File: design/flow/run.sh
#!/bin/bash
# the make line also repeats each setting of config.mk as NAME=value (left out here)
make -C /OpenROAD-flow-scripts/flow DESIGN_CONFIG=/design/flow/config.mk WORK_HOME=/design/flow/orfs CLKGATE_MAP_FILE= finish
File: design/flow/config.mk
export PLATFORM = sky130hd
export DESIGN_NAME = ram_tester
export DESIGN_NICKNAME = ram_tester
export VERILOG_FILES = /design/flow/design.v
export SDC_FILE = /design/flow/constraint.sdc
export NUM_CORES = 4
export LEC_CHECK = 0
export CAP_MARGIN = 20
export CELL_PAD_IN_SITES_DETAIL_PLACEMENT = 0
export CELL_PAD_IN_SITES_GLOBAL_PLACEMENT = 3
export CORE_ASPECT_RATIO = 0.65
export CORE_MARGIN = 2
export CORE_UTILIZATION = 69
export CTS_CLUSTER_DIAMETER = 259
export CTS_CLUSTER_SIZE = 83
export GPL_ROUTABILITY_DRIVEN = 0
export HOLD_SLACK_MARGIN = -0.01
export MAX_ROUTING_LAYER = met4
export PLACE_DENSITY_LB_ADDON = 0.1
export SETUP_SLACK_MARGIN = 2.39
export SLEW_MARGIN = 20
File: design/flow/constraint.sdc
create_clock -name core_clock -period 14.6 [get_ports {clk_i}]
set_input_delay 2.9200 -clock core_clock [delete_from_list [all_inputs] [get_ports {clk_i}]]
set_output_delay 2.9200 -clock core_clock [all_outputs]
set_load 0.01 [all_outputs]
File: design/flow/design.v
module ram_tester
#(
     parameter AXI_ID           = 0
)
(
     input          clk_i
    ,input          rst_i
    ,input          cfg_awvalid_i
    ,input  [31:0]  cfg_awaddr_i
    ,input          cfg_wvalid_i
    ,input  [31:0]  cfg_wdata_i
    ,input  [3:0]   cfg_wstrb_i
    ,input          cfg_bready_i
    ,input          cfg_arvalid_i
    ,input  [31:0]  cfg_araddr_i
    ,input          cfg_rready_i
    ,input          outport_awready_i
    ,input          outport_wready_i
    ,input          outport_bvalid_i
    ,input  [1:0]   outport_bresp_i
    ,input  [3:0]   outport_bid_i
    ,input          outport_arready_i
    ,input          outport_rvalid_i
    ,input  [31:0]  outport_rdata_i
    ,input  [1:0]   outport_rresp_i
    ,input  [3:0]   outport_rid_i
    ,input          outport_rlast_i
    ,output         cfg_awready_o
    ,output         cfg_wready_o
    ,output         cfg_bvalid_o
    ,output [1:0]   cfg_bresp_o
    ,output         cfg_arready_o
    ,output         cfg_rvalid_o
    ,output [31:0]  cfg_rdata_o
    ,output [1:0]   cfg_rresp_o
    ,output         outport_awvalid_o
    ,output [31:0]  outport_awaddr_o
    ,output [3:0]   outport_awid_o
    ,output [7:0]   outport_awlen_o
    ,output [1:0]   outport_awburst_o
    ,output         outport_wvalid_o
    ,output [31:0]  outport_wdata_o
    ,output [3:0]   outport_wstrb_o
    ,output         outport_wlast_o
    ,output         outport_bready_o
    ,output         outport_arvalid_o
    ,output [31:0]  outport_araddr_o
    ,output [3:0]   outport_arid_o
    ,output [7:0]   outport_arlen_o
    ,output [1:0]   outport_arburst_o
    ,output         outport_rready_o
);
reg awvalid_q;
reg wvalid_q;
wire wr_cmd_accepted_w  = (cfg_awvalid_i && cfg_awready_o) || awvalid_q;
wire wr_data_accepted_w = (cfg_wvalid_i  && cfg_wready_o)  || wvalid_q;
always @ (posedge clk_i or posedge rst_i)
if (rst_i)
    awvalid_q <= 1'b0;
else if (cfg_awvalid_i && cfg_awready_o && !wr_data_accepted_w)
    awvalid_q <= 1'b1;
else if (wr_data_accepted_w)
    awvalid_q <= 1'b0;
always @ (posedge clk_i or posedge rst_i)
if (rst_i)
    wvalid_q <= 1'b0;
else if (cfg_wvalid_i && cfg_wready_o && !wr_cmd_accepted_w)
    wvalid_q <= 1'b1;
else if (wr_cmd_accepted_w)
    wvalid_q <= 1'b0;
reg [7:0] wr_addr_q;
always @ (posedge clk_i or posedge rst_i)
if (rst_i)
    wr_addr_q <= 8'b0;
else if (cfg_awvalid_i && cfg_awready_o)
    wr_addr_q <= cfg_awaddr_i[7:0];
wire [7:0] wr_addr_w = awvalid_q ? wr_addr_q : cfg_awaddr_i[7:0];
reg [31:0] wr_data_q;
always @ (posedge clk_i or posedge rst_i)
if (rst_i)
    wr_data_q <= 32'b0;
else if (cfg_wvalid_i && cfg_wready_o)
    wr_data_q <= cfg_wdata_i;
wire [31:0] wr_data_w = wvalid_q ? wr_data_q : cfg_wdata_i;
wire read_en_w  = cfg_arvalid_i & cfg_arready_o;
wire write_en_w = wr_cmd_accepted_w && wr_data_accepted_w;
assign cfg_arready_o = ~cfg_rvalid_o;
assign cfg_awready_o = ~cfg_bvalid_o && ~cfg_arvalid_i && ~awvalid_q;
assign cfg_wready_o  = ~cfg_bvalid_o && ~cfg_arvalid_i && ~wvalid_q;
reg ram_test_cfg_wr_q;
always @ (posedge clk_i or posedge rst_i)
if (rst_i)
    ram_test_cfg_wr_q <= 1'b0;
else if (write_en_w && (wr_addr_w[7:0] == 8'h0))
    ram_test_cfg_wr_q <= 1'b1;
else
    ram_test_cfg_wr_q <= 1'b0;
reg [3:0]  ram_test_cfg_burst_len_q;
always @ (posedge clk_i or posedge rst_i)
if (rst_i)
    ram_test_cfg_burst_len_q <= 4'd0;
else if (write_en_w && (wr_addr_w[7:0] == 8'h0))
    ram_test_cfg_burst_len_q <= wr_data_w[31:28];
wire [3:0]  ram_test_cfg_burst_len_out_w = ram_test_cfg_burst_len_q;
reg        ram_test_cfg_read_q;
always @ (posedge clk_i or posedge rst_i)
if (rst_i)
    ram_test_cfg_read_q <= 1'd0;
else if (write_en_w && (wr_addr_w[7:0] == 8'h0))
    ram_test_cfg_read_q <= wr_data_w[8:8];
wire        ram_test_cfg_read_out_w = ram_test_cfg_read_q;
reg        ram_test_cfg_rnd_delay_q;
always @ (posedge clk_i or posedge rst_i)
if (rst_i)
    ram_test_cfg_rnd_delay_q <= 1'd0;
else if (write_en_w && (wr_addr_w[7:0] == 8'h0))
    ram_test_cfg_rnd_delay_q <= wr_data_w[7:7];
wire        ram_test_cfg_rnd_delay_out_w = ram_test_cfg_rnd_delay_q;
reg        ram_test_cfg_user_q;
always @ (posedge clk_i or posedge rst_i)
if (rst_i)
    ram_test_cfg_user_q <= 1'd0;
else if (write_en_w && (wr_addr_w[7:0] == 8'h0))
    ram_test_cfg_user_q <= wr_data_w[3:3];
else
    ram_test_cfg_user_q <= 1'd0;
wire        ram_test_cfg_user_out_w = ram_test_cfg_user_q;
reg        ram_test_cfg_incr_q;
always @ (posedge clk_i or posedge rst_i)
if (rst_i)
    ram_test_cfg_incr_q <= 1'd0;
else if (write_en_w && (wr_addr_w[7:0] == 8'h0))
    ram_test_cfg_incr_q <= wr_data_w[2:2];
else
    ram_test_cfg_incr_q <= 1'd0;
wire        ram_test_cfg_incr_out_w = ram_test_cfg_incr_q;
reg        ram_test_cfg_ones_q;
always @ (posedge clk_i or posedge rst_i)
if (rst_i)
    ram_test_cfg_ones_q <= 1'd0;
else if (write_en_w && (wr_addr_w[7:0] == 8'h0))
    ram_test_cfg_ones_q <= wr_data_w[1:1];
else
    ram_test_cfg_ones_q <= 1'd0;
wire        ram_test_cfg_ones_out_w = ram_test_cfg_ones_q;
reg        ram_test_cfg_zero_q;
always @ (posedge clk_i or posedge rst_i)
if (rst_i)
    ram_test_cfg_zero_q <= 1'd0;
else if (write_en_w && (wr_addr_w[7:0] == 8'h0))
    ram_test_cfg_zero_q <= wr_data_w[0:0];
else
    ram_test_cfg_zero_q <= 1'd0;
wire        ram_test_cfg_zero_out_w = ram_test_cfg_zero_q;
reg ram_test_base_wr_q;
always @ (posedge clk_i or posedge rst_i)
if (rst_i)
    ram_test_base_wr_q <= 1'b0;
else if (write_en_w && (wr_addr_w[7:0] == 8'h4))
    ram_test_base_wr_q <= 1'b1;
else
    ram_test_base_wr_q <= 1'b0;
reg [31:0]  ram_test_base_addr_q;
always @ (posedge clk_i or posedge rst_i)
if (rst_i)
    ram_test_base_addr_q <= 32'd0;
else if (write_en_w && (wr_addr_w[7:0] == 8'h4))
    ram_test_base_addr_q <= wr_data_w[31:0];
wire [31:0]  ram_test_base_addr_out_w = ram_test_base_addr_q;
reg ram_test_end_wr_q;
always @ (posedge clk_i or posedge rst_i)
if (rst_i)
    ram_test_end_wr_q <= 1'b0;
else if (write_en_w && (wr_addr_w[7:0] == 8'h8))
    ram_test_end_wr_q <= 1'b1;
else
    ram_test_end_wr_q <= 1'b0;
reg [31:0]  ram_test_end_addr_q;
always @ (posedge clk_i or posedge rst_i)
if (rst_i)
    ram_test_end_addr_q <= 32'd0;
else if (write_en_w && (wr_addr_w[7:0] == 8'h8))
    ram_test_end_addr_q <= wr_data_w[31:0];
wire [31:0]  ram_test_end_addr_out_w = ram_test_end_addr_q;
reg ram_test_sts_wr_q;
always @ (posedge clk_i or posedge rst_i)
if (rst_i)
    ram_test_sts_wr_q <= 1'b0;
else if (write_en_w && (wr_addr_w[7:0] == 8'hc))
    ram_test_sts_wr_q <= 1'b1;
else
    ram_test_sts_wr_q <= 1'b0;
reg ram_test_current_wr_q;
always @ (posedge clk_i or posedge rst_i)
if (rst_i)
    ram_test_current_wr_q <= 1'b0;
else if (write_en_w && (wr_addr_w[7:0] == 8'h10))
    ram_test_current_wr_q <= 1'b1;
else
    ram_test_current_wr_q <= 1'b0;
reg ram_test_write_wr_q;
always @ (posedge clk_i or posedge rst_i)
if (rst_i)
    ram_test_write_wr_q <= 1'b0;
else if (write_en_w && (wr_addr_w[7:0] == 8'h14))
    ram_test_write_wr_q <= 1'b1;
else
    ram_test_write_wr_q <= 1'b0;
reg [31:0]  ram_test_write_pattern_q;
always @ (posedge clk_i or posedge rst_i)
if (rst_i)
    ram_test_write_pattern_q <= 32'd0;
else if (write_en_w && (wr_addr_w[7:0] == 8'h14))
    ram_test_write_pattern_q <= wr_data_w[31:0];
wire [31:0]  ram_test_write_pattern_out_w = ram_test_write_pattern_q;
reg ram_test_time_wr_q;
always @ (posedge clk_i or posedge rst_i)
if (rst_i)
    ram_test_time_wr_q <= 1'b0;
else if (write_en_w && (wr_addr_w[7:0] == 8'h18))
    ram_test_time_wr_q <= 1'b1;
else
    ram_test_time_wr_q <= 1'b0;
reg ram_test_errors_wr_q;
always @ (posedge clk_i or posedge rst_i)
if (rst_i)
    ram_test_errors_wr_q <= 1'b0;
else if (write_en_w && (wr_addr_w[7:0] == 8'h1c))
    ram_test_errors_wr_q <= 1'b1;
else
    ram_test_errors_wr_q <= 1'b0;
reg ram_test_last_wr_q;
always @ (posedge clk_i or posedge rst_i)
if (rst_i)
    ram_test_last_wr_q <= 1'b0;
else if (write_en_w && (wr_addr_w[7:0] == 8'h20))
    ram_test_last_wr_q <= 1'b1;
else
    ram_test_last_wr_q <= 1'b0;
wire        ram_test_sts_busy_in_w;
wire [31:0]  ram_test_current_addr_in_w;
wire [31:0]  ram_test_time_cycles_in_w;
wire [31:0]  ram_test_errors_count_in_w;
wire [31:0]  ram_test_last_rd_data_in_w;
reg [31:0] data_r;
always @ *
begin
    data_r = 32'b0;
    case (cfg_araddr_i[7:0])
    8'h0:
    begin
        data_r[31:28] = ram_test_cfg_burst_len_q;
        data_r[8:8] = ram_test_cfg_read_q;
        data_r[7:7] = ram_test_cfg_rnd_delay_q;
    end
    8'h4:
    begin
        data_r[31:0] = ram_test_base_addr_q;
    end
    8'h8:
    begin
        data_r[31:0] = ram_test_end_addr_q;
    end
    8'hc:
    begin
        data_r[0:0] = ram_test_sts_busy_in_w;
    end
    8'h10:
    begin
        data_r[31:0] = ram_test_current_addr_in_w;
    end
    8'h14:
    begin
        data_r[31:0] = ram_test_write_pattern_q;
    end
    8'h18:
    begin
        data_r[31:0] = ram_test_time_cycles_in_w;
    end
    8'h1c:
    begin
        data_r[31:0] = ram_test_errors_count_in_w;
    end
    8'h20:
    begin
        data_r[31:0] = ram_test_last_rd_data_in_w;
    end
    default :
        data_r = 32'b0;
    endcase
end
reg rvalid_q;
always @ (posedge clk_i or posedge rst_i)
if (rst_i)
    rvalid_q <= 1'b0;
else if (read_en_w)
    rvalid_q <= 1'b1;
else if (cfg_rready_i)
    rvalid_q <= 1'b0;
assign cfg_rvalid_o = rvalid_q;
reg [31:0] rd_data_q;
always @ (posedge clk_i or posedge rst_i)
if (rst_i)
    rd_data_q <= 32'b0;
else if (!cfg_rvalid_o || cfg_rready_i)
    rd_data_q <= data_r;
assign cfg_rdata_o = rd_data_q;
assign cfg_rresp_o = 2'b0;
reg bvalid_q;
always @ (posedge clk_i or posedge rst_i)
if (rst_i)
    bvalid_q <= 1'b0;
else if (write_en_w)
    bvalid_q <= 1'b1;
else if (cfg_bready_i)
    bvalid_q <= 1'b0;
assign cfg_bvalid_o = bvalid_q;
assign cfg_bresp_o  = 2'b0;
wire [31:0] buffer_base_w     = {ram_test_base_addr_out_w[31:2], 2'b0};
wire [31:0] buffer_end_w      = {ram_test_end_addr_out_w[31:2],  2'b0};
wire [31:0] user_data_w       = ram_test_write_pattern_out_w;
wire        cfg_zero_w        = ram_test_cfg_zero_out_w;
wire        cfg_ones_w        = ram_test_cfg_ones_out_w;
wire        cfg_incr_w        = ram_test_cfg_incr_out_w;
wire        cfg_user_w        = ram_test_cfg_user_out_w;
wire        cfg_dly_w         = ram_test_cfg_rnd_delay_out_w;
wire        cfg_read_w        = ram_test_cfg_read_out_w;
wire        awvalid_w;
wire        arvalid_w;
wire [31:0] axaddr_w;
wire [7:0]  axlen_w;
wire        wvalid_w;
wire [31:0] wdata_w;
wire [3:0]  wstrb_w;
wire        wlast_w;
wire        accept_w;
reg [31:0]  current_addr_q;
reg [31:0]  outstanding_q;
reg         burst_q;
reg [7:0]   burst_cnt_q;
localparam STATE_W          = 3;
localparam STATE_IDLE       = 3'd0;
localparam STATE_ZERO       = 3'd1;
localparam STATE_ONES       = 3'd2;
localparam STATE_INCR       = 3'd3;
localparam STATE_USER       = 3'd4;
localparam STATE_WAIT       = 3'd5;
reg [STATE_W-1:0] state_q;
reg [STATE_W-1:0] next_state_r;
always @ *
begin
    next_state_r = state_q;
    case (state_q)
    STATE_IDLE :
    begin
        if (cfg_zero_w)
            next_state_r  = STATE_ZERO;
        else if (cfg_ones_w)
            next_state_r  = STATE_ONES;
        else if (cfg_incr_w)
            next_state_r  = STATE_INCR;
        else if (cfg_user_w)
            next_state_r  = STATE_USER;
    end
    STATE_ZERO, STATE_ONES, STATE_INCR, STATE_USER:
    begin
        if (current_addr_q == buffer_end_w && !burst_q)
            next_state_r = STATE_WAIT;
    end
    STATE_WAIT:
    begin
        if (outstanding_q == 32'd0)
            next_state_r = STATE_IDLE;
    end
    default :
       ;
    endcase
end
always @ (posedge clk_i or posedge rst_i)
if (rst_i)
    state_q <= STATE_IDLE;
else
    state_q <= next_state_r;
wire [3:0] rand_w;
ram_lfsr
#(
    .BITS(4),
    .N(16),
    .POLYNOMIAL(16'h8810)
)
u_rand
(
    .clk_i(clk_i),
    .rst_i(rst_i),
    .random_o(rand_w)
);
reg [31:0]  outstanding_r;
always @ *
begin
    outstanding_r = outstanding_q;
    if ((arvalid_w || awvalid_w) && accept_w)
        outstanding_r = outstanding_r + 32'd1;
    if (outport_bvalid_i && outport_bready_o)
        outstanding_r = outstanding_r - 32'd1;
    else if (outport_rvalid_i && outport_rlast_i && outport_rready_o)
        outstanding_r = outstanding_r - 32'd1;
end
always @ (posedge clk_i or posedge rst_i)
if (rst_i) 
    outstanding_q <= 32'b0;
else
    outstanding_q <= outstanding_r;
reg [3:0] delay_q;
always @ (posedge clk_i or posedge rst_i)
if (rst_i) 
    delay_q <= 4'b0;
else if ((awvalid_w || arvalid_w || wvalid_w) && accept_w)
    delay_q <= rand_w;
else if (delay_q != 4'b0)
    delay_q <= delay_q - 4'd1;
wire valid_w = (!cfg_dly_w || delay_q == 4'b0) &&
               (current_addr_q != buffer_end_w || burst_q) &&
               (state_q != STATE_IDLE && state_q != STATE_WAIT);
reg [7:0]   burst_length_r;
wire [31:0] remaining_w    = buffer_end_w - current_addr_q - 32'd4;
wire [31:0] remain_words_w = {2'b0, remaining_w[31:2]};
wire [31:0] max_words_w    = {28'b0, ram_test_cfg_burst_len_out_w};
always @ *
begin
    burst_length_r = 8'b0;
    if (remain_words_w > max_words_w)
        burst_length_r = max_words_w[7:0];
    else if (remain_words_w[7:0] == 8'd1 || 
             remain_words_w[7:0] == 8'd3 ||
             remain_words_w[7:0] == 8'd7)
        burst_length_r = remain_words_w[7:0];
end
wire [31:0] length_bytes_w = {22'b0, burst_length_r + 8'd1, 2'b0};
assign axlen_w = burst_length_r;
always @ (posedge clk_i or posedge rst_i)
if (rst_i) 
    burst_q <= 1'b0;
else if (awvalid_w && accept_w && axlen_w != 8'b0)
    burst_q <= 1'b1;
else if (wvalid_w && accept_w && burst_cnt_q == 8'b0)
    burst_q <= 1'b0;
always @ (posedge clk_i or posedge rst_i)
if (rst_i) 
    burst_cnt_q <= 8'b0;
else if (awvalid_w && accept_w)
    burst_cnt_q <= axlen_w - 8'd1;
else if (wvalid_w && accept_w)
    burst_cnt_q <= burst_cnt_q - 8'd1;
always @ (posedge clk_i or posedge rst_i)
if (rst_i) 
    current_addr_q <= 32'b0;
else if ((state_q == STATE_IDLE) && (next_state_r != STATE_IDLE))
    current_addr_q <= buffer_base_w;
else if (state_q != STATE_IDLE && (awvalid_w || arvalid_w) && accept_w)
    current_addr_q <= {current_addr_q[31:2], 2'b0} + length_bytes_w;
assign awvalid_w                  = valid_w & ~burst_q & ~cfg_read_w;
assign arvalid_w                  = valid_w & cfg_read_w;
assign axaddr_w                   = current_addr_q;
assign ram_test_current_addr_in_w = current_addr_q;
reg [31:0] write_data_q;
reg        cfg_inc_q;
always @ (posedge clk_i or posedge rst_i)
if (rst_i) 
    cfg_inc_q <= 1'b0;
else if (state_q == STATE_IDLE && next_state_r == STATE_INCR)
    cfg_inc_q <= 1'b1;
else if (state_q == STATE_IDLE)
    cfg_inc_q <= 1'b0;
always @ (posedge clk_i or posedge rst_i)
if (rst_i) 
    write_data_q <= 32'b0;
else if ((state_q == STATE_IDLE) && (next_state_r != STATE_IDLE))
begin
    if (next_state_r == STATE_ONES)
        write_data_q <= 32'hFFFFFFFF;
    else if (next_state_r == STATE_INCR)
        write_data_q <= 32'h33221100;
    else if (next_state_r == STATE_USER)
        write_data_q <= user_data_w;
    else
        write_data_q <= 32'b0;
end
else if (cfg_inc_q && wvalid_w && accept_w)
    write_data_q <= write_data_q + 32'h44444444;
else if (cfg_inc_q && outport_rvalid_i && outport_rready_o)
    write_data_q <= write_data_q + 32'h44444444;
assign wvalid_w = (burst_q | awvalid_w) & valid_w;
assign wdata_w  = write_data_q;
assign wstrb_w  = 4'hF;
assign wlast_w  = burst_q ? (burst_cnt_q == 8'd0) : (axlen_w == 8'd0);
reg [31:0] error_count_q;
always @ (posedge clk_i or posedge rst_i)
if (rst_i) 
    error_count_q <= 32'b0;
else if ((state_q == STATE_IDLE) && (next_state_r != STATE_IDLE))
    error_count_q <= 32'b0;
else if (outport_rvalid_i && outport_rready_o && outport_rdata_i != write_data_q)
    error_count_q <= error_count_q + 32'd1;
assign ram_test_errors_count_in_w = error_count_q;
reg [31:0] last_data_q;
always @ (posedge clk_i or posedge rst_i)
if (rst_i) 
    last_data_q <= 32'b0;
else if ((state_q == STATE_IDLE) && (next_state_r != STATE_IDLE))
    last_data_q <= 32'b0;
else if (outport_rvalid_i && outport_rready_o)
    last_data_q <= outport_rdata_i;
assign ram_test_last_rd_data_in_w = last_data_q;
reg [31:0] cycles_q;
always @ (posedge clk_i or posedge rst_i)
if (rst_i) 
    cycles_q <= 32'b0;
else if ((state_q == STATE_IDLE) && (next_state_r != STATE_IDLE))
    cycles_q <= 32'b0;
else if (state_q != STATE_IDLE)
    cycles_q <= cycles_q + 32'd1;
assign ram_test_time_cycles_in_w = cycles_q - 32'd2;  
wire        axi_valid_w;
wire        axi_awvalid_w;
wire        axi_arvalid_w;
wire        axi_wvalid_w;
wire        axi_pop_w;
generic_fifo
#(
     .WIDTH(1+1+32+8+1+32+4+1)
    ,.DEPTH(8)
    ,.ADDR_W(3)
)
u_request
(
     .clk_i(clk_i)
    ,.rst_i(rst_i)
    ,.push_i(awvalid_w | arvalid_w | wvalid_w)
    ,.data_in_i({awvalid_w, arvalid_w, axaddr_w, axlen_w, wvalid_w, wdata_w, wstrb_w, wlast_w})
    ,.accept_o(accept_w)
    ,.valid_o(axi_valid_w)
    ,.data_out_o({axi_awvalid_w, axi_arvalid_w, outport_awaddr_o, outport_awlen_o, 
                  axi_wvalid_w, outport_wdata_o, outport_wstrb_o, outport_wlast_o})
    ,.pop_i(axi_pop_w)
);
reg axi_awvalid_q;
reg axi_wvalid_q;
always @ (posedge clk_i or posedge rst_i)
if (rst_i) 
    axi_awvalid_q <= 1'b0;
else if (outport_awvalid_o && outport_awready_i && (outport_wvalid_o && !outport_wready_i))
    axi_awvalid_q <= 1'b1;
else if (axi_pop_w)
    axi_awvalid_q <= 1'b0;
always @ (posedge clk_i or posedge rst_i)
if (rst_i) 
    axi_wvalid_q <= 1'b0;
else if (outport_wvalid_o && outport_wready_i && (outport_awvalid_o && !outport_awready_i))
    axi_wvalid_q <= 1'b1;
else if (axi_pop_w)
    axi_wvalid_q <= 1'b0;
assign outport_awvalid_o = axi_valid_w & axi_awvalid_w & ~axi_awvalid_q;
assign outport_awid_o    = AXI_ID;
assign outport_awburst_o = 2'b01;
assign outport_wvalid_o  = axi_valid_w & axi_wvalid_w  & ~axi_wvalid_q;
assign outport_bready_o  = 1'b1;
assign outport_arvalid_o = axi_valid_w & axi_arvalid_w;
assign outport_arid_o    = AXI_ID;
assign outport_araddr_o  = outport_awaddr_o;
assign outport_arlen_o   = outport_awlen_o;
assign outport_arburst_o = outport_awburst_o;
assign outport_rready_o  = 1'b1;
assign axi_pop_w = (outport_arvalid_o   && outport_arready_i) ||
                   (((outport_awvalid_o && outport_awready_i) || axi_awvalid_q || !axi_awvalid_w) &&
                    ((outport_wvalid_o  && outport_wready_i)  || axi_wvalid_q || !axi_wvalid_w) && !axi_arvalid_w);
assign ram_test_sts_busy_in_w = (state_q != STATE_IDLE);
endmodule
module ram_lfsr
#(
  parameter POLYNOMIAL = 4'h9,
  parameter N          = 4,
  parameter BITS       = 4
)
(
  input  clk_i,
  input  rst_i,
  output [BITS-1:0] random_o
);
reg [N-1:0] data_q;
reg [N-1:0] data_next_r;
reg         feedback_r;
integer i;
always @* 
begin
  data_next_r = data_q;
  for (i=0; i<BITS; i=i+1)
  begin
    feedback_r  = ^( POLYNOMIAL & data_next_r);
    data_next_r = {data_next_r[N-2:0], ~feedback_r};
  end
end
always @ (posedge clk_i or posedge rst_i)
if (rst_i) 
    data_q <= 'b0;
else
    data_q <= data_next_r;
assign random_o = data_q[N-1:N-BITS];
endmodule
module generic_fifo
#(
    parameter WIDTH   = 8,
    parameter DEPTH   = 4,
    parameter ADDR_W  = 2
)
(
     input               clk_i
    ,input               rst_i
    ,input  [WIDTH-1:0]  data_in_i
    ,input               push_i
    ,input               pop_i
    ,output [WIDTH-1:0]  data_out_o
    ,output              accept_o
    ,output              valid_o
);
localparam COUNT_W = ADDR_W + 1;
reg [WIDTH-1:0]   ram_q[DEPTH-1:0];
reg [ADDR_W-1:0]  rd_ptr_q;
reg [ADDR_W-1:0]  wr_ptr_q;
reg [COUNT_W-1:0] count_q;
always @ (posedge clk_i or posedge rst_i)
if (rst_i)
begin
    count_q   <= {(COUNT_W) {1'b0}};
    rd_ptr_q  <= {(ADDR_W) {1'b0}};
    wr_ptr_q  <= {(ADDR_W) {1'b0}};
end
else
begin
    if (push_i & accept_o)
    begin
        ram_q[wr_ptr_q] <= data_in_i;
        wr_ptr_q        <= wr_ptr_q + 1;
    end
    if (pop_i & valid_o)
        rd_ptr_q      <= rd_ptr_q + 1;
    if ((push_i & accept_o) & ~(pop_i & valid_o))
        count_q <= count_q + 1;
    else if (~(push_i & accept_o) & (pop_i & valid_o))
        count_q <= count_q - 1;
end
/*verilator lint_off WIDTH*/
assign valid_o       = (count_q != 0);
assign accept_o      = (count_q != DEPTH);
/*verilator lint_on WIDTH*/
assign data_out_o    = ram_q[rd_ptr_q];
endmodule
==> results.py, run 1 <==
# Physical implementation metrics
metrics = {
    "die": {
        "fp_util_pct": 69.7,
        "row_count": 77,
        "dieArea_sq_um": 70700,
        "chipHeight_um": 215,
        "fp.coreArea_sq_um": 67900,
        "fp.dieW_um": 329,
    },
    "yosys": {
        "yosys_most_used_dff": "edfxtp_1",
        "mux_area_share_pct": 6.00,
        "ys_area_sq_um": 47300,
        "synth_top_cell_by_area": "edfxtp_1",
        "synthTopCellsByCount": "edfxtp_1, dfrtp_1, nor2_1",
        "ys_seq_share_pct": 59.6,
        "ys_top_logic_family": "AND-OR/OR-AND gates",
        "synth_stat.cells": 4062,
        "fa_ha_area_share_pct": 2.72,
        "edf_count": 592,
        "numSynthFlops": 1009,
        "ys_sh_simple_pct": 11.4,
        "ys_sh_xor_pct": 3.90,
        "synthTopCellsByArea": "edfxtp_1, dfrtp_1, mux2_2",
        "synthArstFlopShare_pct": 41.3,
        "syn-cell-area_sq_um": 47300,
        "avgSynthCellArea_sq_um": 11.7,
        "post-synth-top-count-cell": "edfxtp_1",
        "ys_sh_aoi_pct": 12.1,
        "yosysTopAreaCellShare_pct": 37.6,
        "synthCells": 4062,
        "synth_warnings": 4,
        "yosysUniqueCellTypes": 84,
    },
    "outcome": {
        "error": "[ERROR FLW-0024] Place density exceeds 1.0 (current PLACE_DENSITY_LB_ADDON =  0.1). Please check if the value of  PLACE_DENSITY_LB_ADDON is between 0 and 0.99.",
        "lastStage": "global placement without I/O (3_1_place_gp_skip_io)",
        "status": "aborted with a tool error",
    },
}
==> run 2, diff against run 1 <==
- GPL_ROUTABILITY_DRIVEN: 0 -> 1
- SLEW_MARGIN: 20 -> 35
==> run 2 against run 1 <==
Against the previous run: the flow again stops in global placement without I/O (3_1_place_gp_skip_io); synthesized cell count is the same; synthesized area is the same; die area is the same.
==> results.py, run 2 <==
# Physical implementation metrics
metrics = {
    "outcome": {
        "status": "aborted with a tool error",
        "lastStage": "global placement without I/O (3_1_place_gp_skip_io)",
        "error": "[ERROR FLW-0024] Place density exceeds 1.0 (current PLACE_DENSITY_LB_ADDON =  0.1). Please check if the value of  PLACE_DENSITY_LB_ADDON is between 0 and 0.99.",
    },
    "yosys": {
        "synthTopCellsByArea": "edfxtp_1, dfrtp_1, mux2_2",
        "post-synth-top-count-cell": "edfxtp_1",
        "edf_count": 592,
        "synth_stat.cells": 4062,
        "syn-cell-area_sq_um": 47300,
        "avgSynthCellArea_sq_um": 11.7,
        "synthCells": 4062,
        "numSynthFlops": 1009,
        "ys_sh_xor_pct": 3.90,
        "synthTopCellsByCount": "edfxtp_1, dfrtp_1, nor2_1",
        "ys_top_logic_family": "AND-OR/OR-AND gates",
        "synthArstFlopShare_pct": 41.3,
        "ys_sh_simple_pct": 11.4,
        "ys_area_sq_um": 47300,
        "ys_seq_share_pct": 59.6,
        "fa_ha_area_share_pct": 2.72,
        "synth_warnings": 4,
        "yosysTopAreaCellShare_pct": 37.6,
        "synth_top_cell_by_area": "edfxtp_1",
        "mux_area_share_pct": 6.00,
        "yosys_most_used_dff": "edfxtp_1",
        "yosysUniqueCellTypes": 84,
        "ys_sh_aoi_pct": 12.1,
    },
    "die": {
        "chipHeight_um": 215,
        "row_count": 77,
        "fp.dieW_um": 329,
        "fp.coreArea_sq_um": 67900,
        "dieArea_sq_um": 70700,
        "fp_util_pct": 69.7,
    },
}
==> run 3, diff against run 2 <==
- CELL_PAD_IN_SITES_DETAIL_PLACEMENT: 0 -> unset
- CELL_PAD_IN_SITES_GLOBAL_PLACEMENT: 3 -> 0
- CORE_ASPECT_RATIO: 0.65 -> unset
- CORE_MARGIN: 2 -> 4
- CORE_UTILIZATION: 69 -> 72
- CTS_CLUSTER_DIAMETER: 259 -> 278
- CTS_CLUSTER_SIZE: 83 -> 14
- GPL_ROUTABILITY_DRIVEN: 1 -> unset
- HOLD_SLACK_MARGIN: -0.01 -> unset
- MAX_ROUTING_LAYER: met4 -> unset
- MIN_ROUTING_LAYER: unset -> met1
- PLACE_DENSITY_LB_ADDON: 0.1 -> 0.08
- SETUP_SLACK_MARGIN: 2.39 -> unset
- SLEW_MARGIN: 35 -> 10
- clock period: 14.6 -> 4.98 ns (I/O delays scaled with it)
==> run 3 against run 2 <==
Against the previous run: synthesized area unchanged; die area decreased by 1.2%; the layout now fails its checks (setup timing); synthesized cell count unchanged.
==> results.py, run 3 <==
# Metrics from the implementation run
metrics = {
    "final_layout": {
        "fillers": 3078,
        "fin_nets": 4793,
        "seqCellArea_sq_um": 28200,
        "area_growth_pct": 19.3,
        "logic_area_sq_um": 18400,
    },
    "routing": {
        "drt_wl_total_um": 151000,
        "wire_per_inst_um": 27.7,
        "num_vias": 37767,
        "drtPass1Iterations": 13,
        "drt_iter0_markers": 6374,
        "ant_nets": 0,
        "vias_per_cell": 6.94,
        "drc": 0,
    },
    "setup_path": {
        "cpPeakStageDelay_ns": 0.50,
        "critPathRequiredTime_ns": 5.54,
        "worst-path-buf-inv": 8,
        "cp-end-kind": "flip-flop",
        "cpMaxStageDelayCell": "or4_4",
        "cp-startpoint": "ram_test_end_addr_q[4]",
        "cp.depth": 30,
        "arrival_ns": 6.84,
        "critPathKind": "reg2reg",
        "reg2reg_depth": 30,
        "worstReg2RegEnd": "current_addr_q[26]",
        "cp-endpoint": "current_addr_q[26]",
        "r2r_start": "ram_test_end_addr_q[4]",
        "reg2reg_slack_ns": -1.30,
        "cp-start-kind": "flip-flop",
        "cp_max_fo": 4,
        "path_delay_family": "simple AND/OR/NAND/NOR gates",
    },
    "final_timing": {
        "fin_crit_ns": 6.28,
        "hold_violations": 0,
        "rsz0062_at_grt": "yes",
        "setup_viol": 33,
        "hold_slack_ns": 0.341,
        "tns_ns": -30.94,
        "timing.final.ws_setup_ns": -1.30,
        "timing.fmax_mhz": 159,
        "max-slew-margin-rel_pct": 16.1,
        "final.setup_skew_ns": 0.0336,
        "tightest_slew_ns": 1.22,
        "period_used_pct": 126,
        "slew_violations": 0,
    },
    "yosys": {
        "ys_area_sq_um": 47300,
        "yosys_most_used_dff": "edfxtp_1",
        "synthCells": 4062,
        "avgSynthCellArea_sq_um": 11.7,
        "ys_sh_simple_pct": 11.4,
        "post-synth-top-count-cell": "edfxtp_1",
        "synth_warnings": 4,
        "synth_top_cell_by_area": "edfxtp_1",
        "synthTopCellsByArea": "edfxtp_1, dfrtp_1, mux2_2",
        "ys_sh_xor_pct": 3.90,
        "syn-cell-area_sq_um": 47300,
        "synthTopCellsByCount": "edfxtp_1, dfrtp_1, nor2_1",
        "mux_area_share_pct": 6.00,
        "synth_stat.cells": 4062,
        "synthArstFlopShare_pct": 41.3,
        "yosysTopAreaCellShare_pct": 37.6,
        "numSynthFlops": 1009,
        "edf_count": 592,
        "ys_top_logic_family": "AND-OR/OR-AND gates",
        "ys_seq_share_pct": 59.6,
        "ys_sh_aoi_pct": 12.1,
        "fa_ha_area_share_pct": 2.72,
        "yosysUniqueCellTypes": 84,
    },
    "die": {
        "chipHeight_um": 264,
        "fp.dieW_um": 264,
        "fp.coreArea_sq_um": 64800,
        "fp_util_pct": 73.0,
        "ioPinCount": 332,
        "dieArea_sq_um": 69900,
        "row_count": 93,
    },
    "placed_design": {
        "gp_congestion": 1.01,
        "io_buffers": 241,
        "dp_hpwl_um": 96400,
    },
    "global_routing": {
        "grt_util_met1_pct": 52.7,
        "antenna_found_initial": 3,
        "grt_pass1_wl_um": 222000,
        "grt_util_met3_pct": 10.9,
        "track_usage_pct": 41.4,
        "grt_use_met2_pct": 65.5,
        "grt_max_degree": 120,
        "grt_overflow": 0,
        "grt_pass1_vias": 37221,
        "busiest_layer": "met2",
    },
    "hold_path": {
        "holdPathStages": 0,
        "hold_end": "u_rand.data_q[11]",
        "worst_hold_path_type": "reg2reg",
        "min_from": "u_rand.data_q[7]",
    },
    "power": {
        "swShare_pct": 40.6,
        "p_seq_share_pct": 32.6,
        "clock_power_w": 0.00617,
        "pg_comb_w": 0.0196,
        "maxPowerGroup": "combinational logic",
        "clkPwrFrac_pct": 16.1,
        "power_leakage_nw": 21.8,
        "irDropWorstVdd_mv": 0.512,
        "switching_power_w": 0.0156,
        "comb_power_share_pct": 51.2,
        "p_int_w": 0.0227,
        "p_per_area_nw_per_um2": 678,
        "sequentialPower_w": 0.0125,
    },
    "clocking": {
        "cts_hold_buffers": 0,
        "h-tree-depth": 3,
        "clk_latency_ns": 0.67,
        "clkTransAtPathRegs_ns": 0.07,
        "cts_tree": "done",
        "clkSinkCount": 1009,
        "clk_path_buf_depth": 3,
        "cts_buffers": 82,
        "root_buffer": "clkbuf_16",
    },
    "outcome": {
        "so_faults": "setup timing",
        "status": "failed layout checks",
    },
    "run": {
        "warning_count": 114,
        "maxCapViolations": 0,
    },
}
run 3: cell type report:
cell class / instances / area share [%]
tap: 855 / 1.89
timing repair buffer: 637 / 10.3
clock inverter: 7 / 0.230
clock buffer: 130 / 3.99
multi-input combinational: 2651 / 32.6
sequential: 1009 / 50.0
antenna: 1 / 0.00443
inverter: 154 / 1.03
run 3: timing repair:
action                     CTS  global route
buffers inserted            39            17
pin swaps                   63            64
resized                    100            84
setup endpoints to repair   34            37
hold endpoints to repair     0             0
gates cloned                 0             0
run 3: routing by layer:
| layer | vias to the layer above | wire length (um) |
|---|---|---|
| li1 | 15811 | - |
| met1 | 18149 | 50000 |
| met2 | 3048 | 69600 |
| met3 | 753 | 19800 |
| met4 | 6 | 11100 |
| met5 | - | 78 |
run 3: stage by stage:
stage	cells	area, sq um	setup slack [ns]	power [W]	utilization, %
after floorplan	4121	47600	-1.64	0.0220	-
after global placement	5255	52700	-1.32	0.0294	81.4
after detailed placement	5256	52700	-1.58	0.0299	81.4
after CTS	5430	56000	-1.09	0.0370	86.4
after global routing	5444	56500	-1.41	0.0397	87.1
final	5444	56500	-1.30	0.0383	87.1
==> run 4, diff against run 3 <==
- CORE_MARGIN: 4 -> 2
- CORE_UTILIZATION: 72 -> 70
- SETUP_SLACK_MARGIN: unset -> 1.42
==> run 4 against run 3 <==
Against the previous run: the layout still fails its checks (setup timing); design area up 5.4%; global-route usage up 5.1 points; first-iteration DRC count up 38%; worst setup slack worse by 0.15 ns; fmax down 2.4%; register-to-register slack worse by 0.15 ns; wire length up 20%; synthesized cell count unchanged; sequential cell count unchanged; highest routed layer unchanged.
==> results.py, run 4 <==
# Metrics from the implementation run
metrics = {
    "die": {
        "fp_util_pct": 70.6,
        "fp.dieW_um": 264,
        "row_count": 95,
        "ioPinCount": 332,
        "fp.coreArea_sq_um": 67000,
        "dieArea_sq_um": 69700,
        "chipHeight_um": 264,
    },
    "clocking": {
        "clkTransAtPathRegs_ns": 0.07,
        "clk_path_buf_depth": 3,
        "cts_hold_buffers": 0,
        "h-tree-depth": 3,
        "clk_latency_ns": 0.68,
        "root_buffer": "clkbuf_16",
        "cts_tree": "done",
        "cts_buffers": 82,
        "clkSinkCount": 1009,
    },
    "yosys": {
        "yosysUniqueCellTypes": 84,
        "synth_warnings": 4,
        "post-synth-top-count-cell": "edfxtp_1",
        "synth_top_cell_by_area": "edfxtp_1",
        "synthCells": 4062,
        "numSynthFlops": 1009,
        "ys_area_sq_um": 47300,
        "synthTopCellsByCount": "edfxtp_1, dfrtp_1, nor2_1",
        "ys_sh_xor_pct": 3.90,
        "ys_sh_aoi_pct": 12.1,
        "synth_stat.cells": 4062,
        "mux_area_share_pct": 6.00,
        "yosysTopAreaCellShare_pct": 37.6,
        "ys_sh_simple_pct": 11.4,
        "yosys_most_used_dff": "edfxtp_1",
        "fa_ha_area_share_pct": 2.72,
        "synthArstFlopShare_pct": 41.3,
        "ys_top_logic_family": "AND-OR/OR-AND gates",
        "edf_count": 592,
        "synthTopCellsByArea": "edfxtp_1, dfrtp_1, mux2_2",
        "syn-cell-area_sq_um": 47300,
        "avgSynthCellArea_sq_um": 11.7,
        "ys_seq_share_pct": 59.6,
    },
    "setup_path": {
        "cp_common_cell": "o21ai_2",
        "cp-endpoint": "current_addr_q[26]",
        "arrival_ns": 6.99,
        "cpMaxStageDelayCell": "or4_4",
        "cp_max_fo": 8,
        "critPathKind": "reg2reg",
        "critPathRequiredTime_ns": 5.54,
        "cp-end-kind": "flip-flop",
        "worstReg2RegEnd": "current_addr_q[26]",
        "cp.depth": 28,
        "r2r_start": "current_addr_q[11]",
        "reg2reg_slack_ns": -1.45,
        "reg2reg_depth": 28,
        "cpPeakStageDelay_ns": 0.57,
        "worst-path-buf-inv": 5,
        "cp-startpoint": "current_addr_q[11]",
        "cp-start-kind": "flip-flop",
        "path_delay_family": "simple AND/OR/NAND/NOR gates",
    },
    "final_layout": {
        "fin_nets": 4964,
        "seqCellArea_sq_um": 28200,
        "logic_area_sq_um": 19600,
        "design_area_sq_um": 59500,
        "area_growth_pct": 25.7,
        "fillers": 2799,
    },
    "placed_design": {
        "dp_hpwl_um": 96700,
        "gp_congestion": 0.978,
        "dp_slack_ns": -1.49,
        "io_buffers": 241,
        "place_area_sq_um": 52800,
    },
    "power": {
        "p_seq_share_pct": 30.3,
        "comb_power_share_pct": 54.5,
        "pg_comb_w": 0.0229,
        "sequentialPower_w": 0.0127,
        "irDropWorstVdd_mv": 0.445,
        "power_leakage_nw": 23.2,
        "maxPowerGroup": "combinational logic",
        "power.total_w": 0.0420,
        "clkPwrFrac_pct": 15.2,
        "clock_power_w": 0.00640,
        "p_per_area_nw_per_um2": 706,
        "p_int_w": 0.0239,
        "switching_power_w": 0.0181,
        "swShare_pct": 43.2,
    },
    "routing": {
        "num_vias": 41388,
        "wire_per_inst_um": 32.2,
        "drtPass1Iterations": 14,
        "drt_wl_total_um": 181000,
        "vias_per_cell": 7.34,
        "ant_nets": 0,
        "drc": 0,
        "drt_iter0_markers": 8795,
    },
    "final_timing": {
        "slew_violations": 0,
        "rsz0062_at_grt": "yes",
        "period_used_pct": 129,
        "setup_viol": 31,
        "hold_slack_ns": 0.344,
        "timing.final.ws_setup_ns": -1.45,
        "timing.fmax_mhz": 155,
        "max-slew-margin-rel_pct": 10.9,
        "tightest_slew_ns": 1.30,
        "final.setup_skew_ns": 0.0306,
        "hold_violations": 0,
        "fin_crit_ns": 6.43,
        "tns_ns": -33.12,
    },
    "outcome": {
        "so_faults": "setup timing",
        "status": "failed layout checks",
    },
    "global_routing": {
        "grt_pass1_vias": 38433,
        "grt_overflow": 0,
        "grt_max_degree": 120,
        "track_usage_pct": 46.5,
        "grt_pass1_wl_um": 241000,
        "antenna_found_initial": 5,
    },
    "hold_path": {
        "worst_hold_path_type": "reg2reg",
        "min_from": "u_rand.data_q[6]",
        "holdPathStages": 0,
        "hold_end": "u_rand.data_q[10]",
    },
    "run": {
        "warning_count": 110,
        "maxCapViolations": 0,
    },
}
==> run 4: area by class of cell <==
class	instances	share of cell area (%)
clock buffer	129	3.78
antenna	6	0.0252
sequential	1009	47.4
timing repair buffer	806	12.7
inverter	154	1.01
tap	873	1.84
clock inverter	7	0.214
multi-input combinational	2653	33.0
==> run 4: metal layers <==
metal  global-route usage (%)  wire [um]  vias to the layer above
met2                     71.4      78800                     4474
met5                        0        189                        -
met3                     12.9      28200                     1350
met4                     33.9      19100                       12
li1                         -          -                    16198
met1                     57.0      55100                    19354
==> run 4: repair_timing <==
action / CTS / global route
setup buffers: 98 / 97
gates cloned: 17 / 6
resized: 570 / 340
pin swaps: 176 / 163
setup endpoints to repair: 783 / 619
==> run 4: through the flow <==
stage                     utilization, %  instances
after global placement              78.8       5276
after detailed placement            78.8       5277
final                               88.8       5637
after CTS                           85.9       5528
after floorplan                        -       4121
after global routing                88.7       5632
==> run 5, diff against run 4 <==
- CELL_PAD_IN_SITES_GLOBAL_PLACEMENT: 0 -> unset
- CORE_UTILIZATION: 70 -> 39
- CTS_CLUSTER_DIAMETER: 278 -> unset
- CTS_CLUSTER_SIZE: 14 -> unset
- MIN_ROUTING_LAYER: met1 -> unset
- PLACE_DENSITY_LB_ADDON: 0.08 -> unset
- SETUP_SLACK_MARGIN: 1.42 -> unset
- SLEW_MARGIN: 10 -> 20
- clock period: 4.98 -> 10.4 ns (I/O delays scaled with it)
==> run 5 against run 4 <==
Against the previous run: the run now finishes clean; global-route usage is 24 points lower; core utilization is 43 points lower; design area is 8.3% lower; non-clock buffer count is 515 lower; via count is 19% lower; register-to-register slack better by 3.4 ns; sequential cell count stayed put; worst setup slack better by 3.4 ns; synthesized cell count stayed put; sequential power is 51% lower; power is 59% lower; cell count is 4.8% higher; critical path type unchanged; highest routed layer unchanged.
==> results.py, run 5 <==
# Metrics from the implementation run
metrics = {
    "yosys": {
        "synthCells": 4062,
        "yosysUniqueCellTypes": 84,
        "synth_top_cell_by_area": "edfxtp_1",
        "post-synth-top-count-cell": "edfxtp_1",
        "avgSynthCellArea_sq_um": 11.7,
        "ys_area_sq_um": 47300,
        "yosysTopAreaCellShare_pct": 37.6,
        "fa_ha_area_share_pct": 2.72,
        "ys_sh_xor_pct": 3.90,
        "ys_seq_share_pct": 59.6,
        "syn-cell-area_sq_um": 47300,
        "synthTopCellsByCount": "edfxtp_1, dfrtp_1, nor2_1",
        "numSynthFlops": 1009,
        "synth_stat.cells": 4062,
        "synthTopCellsByArea": "edfxtp_1, dfrtp_1, mux2_2",
        "ys_sh_aoi_pct": 12.1,
        "ys_sh_simple_pct": 11.4,
        "yosys_most_used_dff": "edfxtp_1",
        "synthArstFlopShare_pct": 41.3,
        "edf_count": 592,
        "synth_warnings": 4,
        "mux_area_share_pct": 6.00,
        "ys_top_logic_family": "AND-OR/OR-AND gates",
    },
    "routing": {
        "drtPass1Iterations": 9,
        "drt_wl_total_um": 142000,
        "num_vias": 33654,
        "top_layer_used": "met5",
        "wl_met1_um": 60000,
        "wire_per_inst_um": 24.1,
        "drc": 0,
        "wl_met3_um": 12700,
        "drt_iter0_markers": 3812,
        "wl_met2_um": 65400,
        "ant_nets": 0,
        "vias_per_cell": 5.70,
    },
    "clocking": {
        "clk_path_buf_depth": 3,
        "cts_buffers": 103,
        "cts_resized": 0,
        "clkSinkCount": 1009,
        "h-tree-depth": 3,
        "cts_hold_buffers": 0,
        "clk_latency_ns": 0.70,
        "cts_tree": "done",
        "cts_setup_buffers": 0,
        "root_buffer": "clkbuf_16",
        "clkTransAtPathRegs_ns": 0.06,
    },
    "setup_path": {
        "path_delay_family": "AND-OR/OR-AND gates",
        "r2r_start": "current_addr_q[2]",
        "cp_max_fo": 12,
        "critPathRequiredTime_ns": 10.97,
        "worst-path-buf-inv": 2,
        "worstReg2RegEnd": "current_addr_q[25]",
        "cp-startpoint": "current_addr_q[2]",
        "reg2reg_slack_ns": 1.92,
        "critPathKind": "reg2reg",
        "cp.depth": 26,
        "cpMaxStageDelayCell": "o2111ai_1",
        "arrival_ns": 9.05,
        "cp-endpoint": "current_addr_q[25]",
        "cp-end-kind": "flip-flop",
        "reg2reg_depth": 26,
        "cpPeakStageDelay_ns": 0.86,
        "cp-start-kind": "flip-flop",
    },
    "power": {
        "p_int_w": 0.0103,
        "swShare_pct": 39.7,
        "p_per_area_nw_per_um2": 313,
        "pg_comb_w": 0.00713,
        "p_seq_share_pct": 36.2,
        "switching_power_w": 0.00678,
        "power_leakage_nw": 20.5,
        "sequentialPower_w": 0.00618,
        "clock_power_w": 0.00377,
        "clkPwrFrac_pct": 22.1,
        "comb_power_share_pct": 41.7,
        "maxPowerGroup": "combinational logic",
        "irDropWorstVdd_mv": 0.195,
    },
    "placed_design": {
        "io_buffers": 241,
        "gp_congestion": 0.901,
        "dp.cells": 5717,
        "dp_hpwl_um": 94200,
    },
    "hold_path": {
        "min_from": "u_rand.data_q[5]",
        "holdPathStages": 0,
        "hold_end": "u_rand.data_q[9]",
        "worst_hold_path_type": "reg2reg",
    },
    "global_routing": {
        "track_usage_pct": 22.2,
        "grt_pass1_vias": 32164,
        "antenna_found_initial": 5,
        "grt_overflow": 0,
        "grt_max_degree": 160,
        "grt_pass1_wl_um": 210000,
    },
    "final_layout": {
        "final_cells": 5907,
        "fin_nets": 4468,
        "fillers": 11043,
        "area_growth_pct": 15.3,
        "logic_area_sq_um": 17500,
        "seqCellArea_sq_um": 28200,
        "final_util_pct": 45.4,
    },
    "final_timing": {
        "tightest_slew_ns": 1.13,
        "setup_viol": 0,
        "final.setup_skew_ns": 0.0344,
        "max-slew-margin-rel_pct": 24.8,
        "fin_crit_ns": 8.48,
        "slew_violations": 0,
        "period_used_pct": 81.6,
        "hold_violations": 0,
        "rsz0062_at_grt": "no",
        "timing.fmax_mhz": 118,
        "tns_ns": 0,
    },
    "die": {
        "dieArea_sq_um": 124000,
        "fp.coreArea_sq_um": 120000,
        "fp.dieW_um": 352,
        "row_count": 127,
        "chipHeight_um": 352,
        "fp_util_pct": 39.4,
        "ioPinCount": 332,
    },
    "outcome": {
        "status": "complete, no violations",
    },
    "run": {
        "warning_count": 107,
        "maxCapViolations": 0,
    },
}
-- run 5: layout make-up --
cell class,count,area share [%]
clock inverter,52,1.09
inverter,154,1.07
timing repair buffer,291,5.12
multi-input combinational,2651,32.1
clock buffer,137,5.23
antenna,1,0.00459
sequential,1009,51.7
tap,1612,3.70
-- run 5: stage by stage --
stage / hold WS, ns / instance area (sq um) / worst slack (ns) / total power, W
after global routing: 0.358 / 54600 / 1.51 / 0.0180
after global placement: 0.332 / 51100 / 2.18 / 0.0133
final: 0.347 / 54600 / 1.92 / 0.0171
after CTS: 0.350 / 54500 / 2.06 / 0.0171
after floorplan: 0.331 / 47600 / 2.70 / 0.0105
after detailed placement: 0.337 / 51100 / 2.06 / 0.0133
-- run 5: layer usage --
| layer | vias up | global-route usage, % |
|---|---|---|
| met5 | - | 0 |
| met4 | 2 | 6.83 |
| met3 | 239 | 5.03 |
| met2 | 1376 | 35.2 |
| met1 | 16853 | 30.4 |
| li1 | 15184 | - |
==> run 6, diff against run 5 <==
- CELL_PAD_IN_SITES_GLOBAL_PLACEMENT: unset -> 3
- CORE_MARGIN: 2 -> 4
- CORE_UTILIZATION: 39 -> 32
- CTS_CLUSTER_DIAMETER: unset -> 73
- MIN_ROUTING_LAYER: unset -> met1
- PLACE_DENSITY: unset -> 0.94
- SLEW_MARGIN: 20 -> 10
- clock period: 10.4 -> 8.01 ns (I/O delays scaled with it)
==> run 6 against run 5 <==
Against the previous run: global-route usage decreased by 3.4 points; sequential power increased by 27%; wire length increased by 4.1%; worst hold slack got worse by 0.0049 ns; synthesized area unchanged; combinational power increased by 36%; design area increased by 1.8%; critical path type unchanged; largest cell class unchanged; largest power group unchanged; highest routed layer unchanged.
==> results.py, run 6 <==
# Metrics from the implementation run
metrics = {
    "outcome": {
        "status": "complete, no violations",
    },
    "yosys": {
        "fa_ha_area_share_pct": 2.72,
        "synth_stat.cells": 4062,
        "synthCells": 4062,
        "edf_count": 592,
        "yosys_most_used_dff": "edfxtp_1",
        "mux_area_share_pct": 6.00,
        "ys_sh_xor_pct": 3.90,
        "yosysTopAreaCellShare_pct": 37.6,
        "numSynthFlops": 1009,
        "synth_top_cell_by_area": "edfxtp_1",
        "yosysUniqueCellTypes": 84,
        "post-synth-top-count-cell": "edfxtp_1",
        "synthArstFlopShare_pct": 41.3,
        "synth_warnings": 4,
        "ys_top_logic_family": "AND-OR/OR-AND gates",
        "ys_area_sq_um": 47300,
        "avgSynthCellArea_sq_um": 11.7,
        "ys_seq_share_pct": 59.6,
        "synthTopCellsByArea": "edfxtp_1, dfrtp_1, mux2_2",
        "syn-cell-area_sq_um": 47300,
        "synthTopCellsByCount": "edfxtp_1, dfrtp_1, nor2_1",
        "ys_sh_simple_pct": 11.4,
        "ys_sh_aoi_pct": 12.1,
    },
    "clocking": {
        "clkTransAtPathRegs_ns": 0.06,
        "root_buffer": "clkbuf_16",
        "cts_buffers": 105,
        "h-tree-depth": 3,
        "cts_resized": 0,
        "clk_latency_ns": 0.74,
        "cts_hold_buffers": 0,
        "cts_tree": "done",
        "clk_path_buf_depth": 3,
        "clkSinkCount": 1009,
        "cts_setup_buffers": 0,
    },
    "setup_path": {
        "reg2reg_slack_ns": 0.59,
        "cpPeakStageDelay_ns": 0.67,
        "cp.depth": 31,
        "r2r_start": "ram_test_end_addr_q[2]",
        "reg2reg_depth": 31,
        "path_delay_family": "adder cells",
        "cpMaxStageDelayCell": "fa_1",
        "cp-endpoint": "current_addr_q[30]",
        "cp-end-kind": "flip-flop",
        "cp-startpoint": "ram_test_end_addr_q[2]",
        "worst-path-buf-inv": 7,
        "critPathKind": "reg2reg",
        "cp-start-kind": "flip-flop",
        "cp_max_fo": 10,
        "arrival_ns": 8.06,
        "cp_common_cell": "buf_4",
        "worstReg2RegEnd": "current_addr_q[30]",
        "critPathRequiredTime_ns": 8.66,
    },
    "routing": {
        "drt_iter0_markers": 3621,
        "vias_per_cell": 5.35,
        "num_vias": 33532,
        "drc": 0,
        "ant_nets": 0,
        "drt_wl_total_um": 148000,
        "wire_per_inst_um": 23.6,
        "drtPass1Iterations": 9,
    },
    "final_layout": {
        "fin_nets": 4516,
        "fillers": 14090,
        "logic_area_sq_um": 17500,
        "seqCellArea_sq_um": 28200,
        "area_growth_pct": 17.3,
    },
    "final_timing": {
        "fin_crit_ns": 7.42,
        "slew_violations": 0,
        "period_used_pct": 92.6,
        "hold_violations": 0,
        "setup_viol": 0,
        "rsz0062_at_grt": "no",
        "timing.final.ws_setup_ns": 0.595,
        "tns_ns": 0,
        "timing.fmax_mhz": 135,
        "final.setup_skew_ns": 0.0563,
        "tightest_slew_ns": 1.11,
        "max-slew-margin-rel_pct": 23.7,
    },
    "placed_design": {
        "dp_slack_ns": 0.686,
        "gp_congestion": 0.889,
        "dp_hpwl_um": 102000,
        "io_buffers": 241,
    },
    "run": {
        "maxCapViolations": 0,
        "warning_count": 113,
    },
    "die": {
        "fp.coreArea_sq_um": 146000,
        "fp.dieW_um": 393,
        "chipHeight_um": 393,
        "row_count": 140,
        "ioPinCount": 332,
        "fp_util_pct": 32.4,
        "dieArea_sq_um": 154000,
    },
    "global_routing": {
        "antenna_found_initial": 5,
        "grt_pass1_wl_um": 217000,
        "grt_max_degree": 158,
        "grt_pass1_vias": 32216,
        "grt_overflow": 0,
        "track_usage_pct": 18.8,
    },
    "power": {
        "clock_power_w": 0.00515,
        "irDropWorstVdd_mv": 0.205,
        "comb_power_share_pct": 42.8,
        "p_seq_share_pct": 34.5,
        "power_leakage_nw": 20.8,
        "p_int_w": 0.0137,
        "swShare_pct": 39.6,
        "maxPowerGroup": "combinational logic",
        "pg_comb_w": 0.00970,
        "sequentialPower_w": 0.00784,
        "p_per_area_nw_per_um2": 409,
        "clkPwrFrac_pct": 22.7,
        "switching_power_w": 0.00897,
    },
    "hold_path": {
        "min_from": "u_rand.data_q[0]",
        "holdPathStages": 0,
        "hold_end": "u_rand.data_q[4]",
        "worst_hold_path_type": "reg2reg",
    },
}
==> run 6: stage by stage <==
| step | util [%] | instance area (sq um) | cells | hold slack, ns | total power, W |
|---|---|---|---|---|---|
| 2_1_floorplan | - | 47600 | 4121 | 0.331 | 0.0136 |
| 3_3_place_gp | 35.4 | 51800 | 6065 | 0.332 | 0.0175 |
| 3_5_place_dp | 35.4 | 51800 | 6065 | 0.335 | 0.0177 |
| 4_1_cts | 38.0 | 55500 | 6264 | 0.343 | 0.0228 |
| 5_1_grt | 38.0 | 55500 | 6267 | 0.355 | 0.0240 |
| 6_report | 38.0 | 55500 | 6268 | 0.342 | 0.0227 |
==> run 6: per-layer routing <==
layer	GRT usage, %	vias to the layer above	wire, um
met2	29.6	1242	68000
met5	0	-	21
met3	4.84	191	13400
met1	26.1	16787	63100
li1	-	15308	-
met4	4.72	4	3640
==> run 6: cell type report <==
class	instances	area share [%]
tap	1917	4.32
sequential	1009	50.8
timing repair buffer	337	5.73
multi-input combinational	2651	31.5
inverter	154	1.05
antenna	1	0.00451
clock buffer	140	5.24
clock inverter	59	1.39
==> run 7, diff against run 6 <==
- ABC_AREA: unset -> 0
- CELL_PAD_IN_SITES_GLOBAL_PLACEMENT: 3 -> unset
- CORE_ASPECT_RATIO: unset -> 0.53
- CORE_MARGIN: 4 -> 9
- CORE_UTILIZATION: 32 -> 45
- CTS_CLUSTER_DIAMETER: 73 -> unset
- GPL_ROUTABILITY_DRIVEN: unset -> 1
- GPL_TIMING_DRIVEN: unset -> 1
- PLACE_DENSITY: 0.94 -> unset
- PLACE_DENSITY_LB_ADDON: unset -> 0.16
- SLEW_MARGIN: 10 -> 35
- clock period: 8.01 -> 5.63 ns (I/O delays scaled with it)
==> run 7 against run 6 <==
Against the previous run: now fails the layout checks on setup timing; fmax up 17%; design area up 3.9%; non-clock buffer count up 301; register-to-register slack worse by 1.3 ns; clock power up 23%; critical path depth up 4; power up 54%.
==> results.py, run 7 <==
# Metrics from the implementation run
metrics = {
    "outcome": {
        "status": "failed layout checks",
        "so_faults": "setup timing",
    },
    "yosys": {
        "ys_sh_simple_pct": 11.4,
        "synth_stat.cells": 4062,
        "ys_sh_xor_pct": 3.90,
        "yosysTopAreaCellShare_pct": 37.6,
        "synthArstFlopShare_pct": 41.3,
        "ys_area_sq_um": 47300,
        "synth_warnings": 4,
        "ys_sh_aoi_pct": 12.1,
        "avgSynthCellArea_sq_um": 11.7,
        "ys_top_logic_family": "AND-OR/OR-AND gates",
        "synthCells": 4062,
        "fa_ha_area_share_pct": 2.72,
        "synthTopCellsByCount": "edfxtp_1, dfrtp_1, nor2_1",
        "ys_seq_share_pct": 59.6,
        "syn-cell-area_sq_um": 47300,
        "edf_count": 592,
        "synth_top_cell_by_area": "edfxtp_1",
        "mux_area_share_pct": 6.00,
        "numSynthFlops": 1009,
        "yosys_most_used_dff": "edfxtp_1",
        "post-synth-top-count-cell": "edfxtp_1",
        "synthTopCellsByArea": "edfxtp_1, dfrtp_1, mux2_2",
        "yosysUniqueCellTypes": 84,
    },
    "placed_design": {
        "dp_hpwl_um": 110000,
        "io_buffers": 241,
        "dp.cells": 5812,
        "place_area_sq_um": 53300,
        "gp_congestion": 0.995,
    },
    "setup_path": {
        "cp-endpoint": "current_addr_q[8]",
        "reg2reg_slack_ns": -0.71,
        "cp_common_cell": "buf_4",
        "cp_max_fo": 4,
        "r2r_start": "current_addr_q[15]",
        "cpPeakStageDelay_ns": 0.53,
        "reg2reg_depth": 35,
        "arrival_ns": 6.98,
        "cp-start-kind": "flip-flop",
        "cp-end-kind": "flip-flop",
        "cpMaxStageDelayCell": "or4_4",
        "path_delay_family": "buffers and inverters",
        "cp-startpoint": "current_addr_q[15]",
        "cp.depth": 35,
        "worstReg2RegEnd": "current_addr_q[8]",
        "critPathRequiredTime_ns": 6.27,
        "critPathKind": "reg2reg",
        "worst-path-buf-inv": 16,
    },
    "power": {
        "switching_power_w": 0.0142,
        "sequentialPower_w": 0.0111,
        "clkPwrFrac_pct": 18.1,
        "irDropWorstVdd_mv": 0.333,
        "power.total_w": 0.0350,
        "p_per_area_nw_per_um2": 606,
        "pg_comb_w": 0.0176,
        "p_seq_share_pct": 31.6,
        "p_int_w": 0.0208,
        "clock_power_w": 0.00635,
        "power_leakage_nw": 22.1,
        "swShare_pct": 40.6,
        "comb_power_share_pct": 50.2,
        "maxPowerGroup": "combinational logic",
    },
    "global_routing": {
        "grt_overflow": 0,
        "grt_max_degree": 137,
        "track_usage_pct": 25.6,
        "grt_pass1_wl_um": 227000,
        "grt_pass1_vias": 33133,
        "antenna_found_initial": 5,
    },
    "hold_path": {
        "worst_hold_path_type": "reg2reg",
        "holdPathStages": 0,
        "min_from": "u_rand.data_q[0]",
        "hold_end": "u_rand.data_q[4]",
    },
    "final_timing": {
        "timing.final.ws_setup_ns": -0.712,
        "hold_violations": 0,
        "timing.fmax_mhz": 158,
        "hold_slack_ns": 0.352,
        "setup_viol": 24,
        "max-slew-margin-rel_pct": 31.1,
        "period_used_pct": 113,
        "rsz0062_at_grt": "yes",
        "slew_violations": 0,
        "tightest_slew_ns": 1.01,
        "final.setup_skew_ns": 0.0405,
        "fin_crit_ns": 6.34,
    },
    "clocking": {
        "h-tree-depth": 3,
        "clkSinkCount": 1009,
        "root_buffer": "clkbuf_16",
        "cts_tree": "done",
        "clk_path_buf_depth": 3,
        "clkTransAtPathRegs_ns": 0.08,
        "clk_latency_ns": 0.73,
        "cts_buffers": 92,
    },
    "die": {
        "chipHeight_um": 254,
        "dieArea_sq_um": 118000,
        "fp.coreArea_sq_um": 104000,
        "ioPinCount": 332,
        "row_count": 86,
        "fp_util_pct": 45.5,
        "fp.dieW_um": 463,
    },
    "final_layout": {
        "final_cells": 6039,
        "area_growth_pct": 21.9,
        "design_area_sq_um": 57700,
        "final_util_pct": 55.5,
        "fin_nets": 4804,
    },
    "routing": {
        "drc": 0,
        "drt_iter0_markers": 4914,
        "wire_per_inst_um": 25.8,
        "drtPass1Iterations": 8,
        "vias_per_cell": 5.86,
        "drt_wl_total_um": 156000,
        "ant_nets": 0,
        "num_vias": 35382,
    },
    "run": {
        "warning_count": 111,
        "maxCapViolations": 0,
    },
}
run 7: timing repair:
| action | 4_1_cts | 5_1_grt |
|---|---|---|
| pin swaps | 53 | 58 |
| setup endpoints to repair | 29 | 27 |
| setup buffers | 31 | 19 |
| hold buffers | 0 | 0 |
| gates resized | 112 | 82 |
run 7: stage by stage:
stage	setup WS (ns)	TNS, ns
after CTS	-0.686	-12.41
after detailed placement	-1.46	-29.72
after floorplan	-1.12	-478.94
final	-0.712	-14.61
after global routing	-0.942	-19.97
after global placement	-1.37	-28.00
run 7: cell type report:
cell class	instances	area (sq um)
tap	1408	1760
antenna	7	17.5
clock buffer	119	2480
multi-input combinational	2651	18500
inverter	154	587
clock inverter	53	512
fill	8880	46300
sequential	1009	28200
timing repair buffer	638	5660
run 7: per-layer routing:
layer  vias up  global-route usage, %  wire length, um
li1      15863                      -                -
met4         2                   6.09             3870
met1     17562                   38.7            71300
met5         -                  0.294               38
met3       189                   10.4            20000
met2      1766                   33.5            60900
Power and IR drop assume default switching activity.
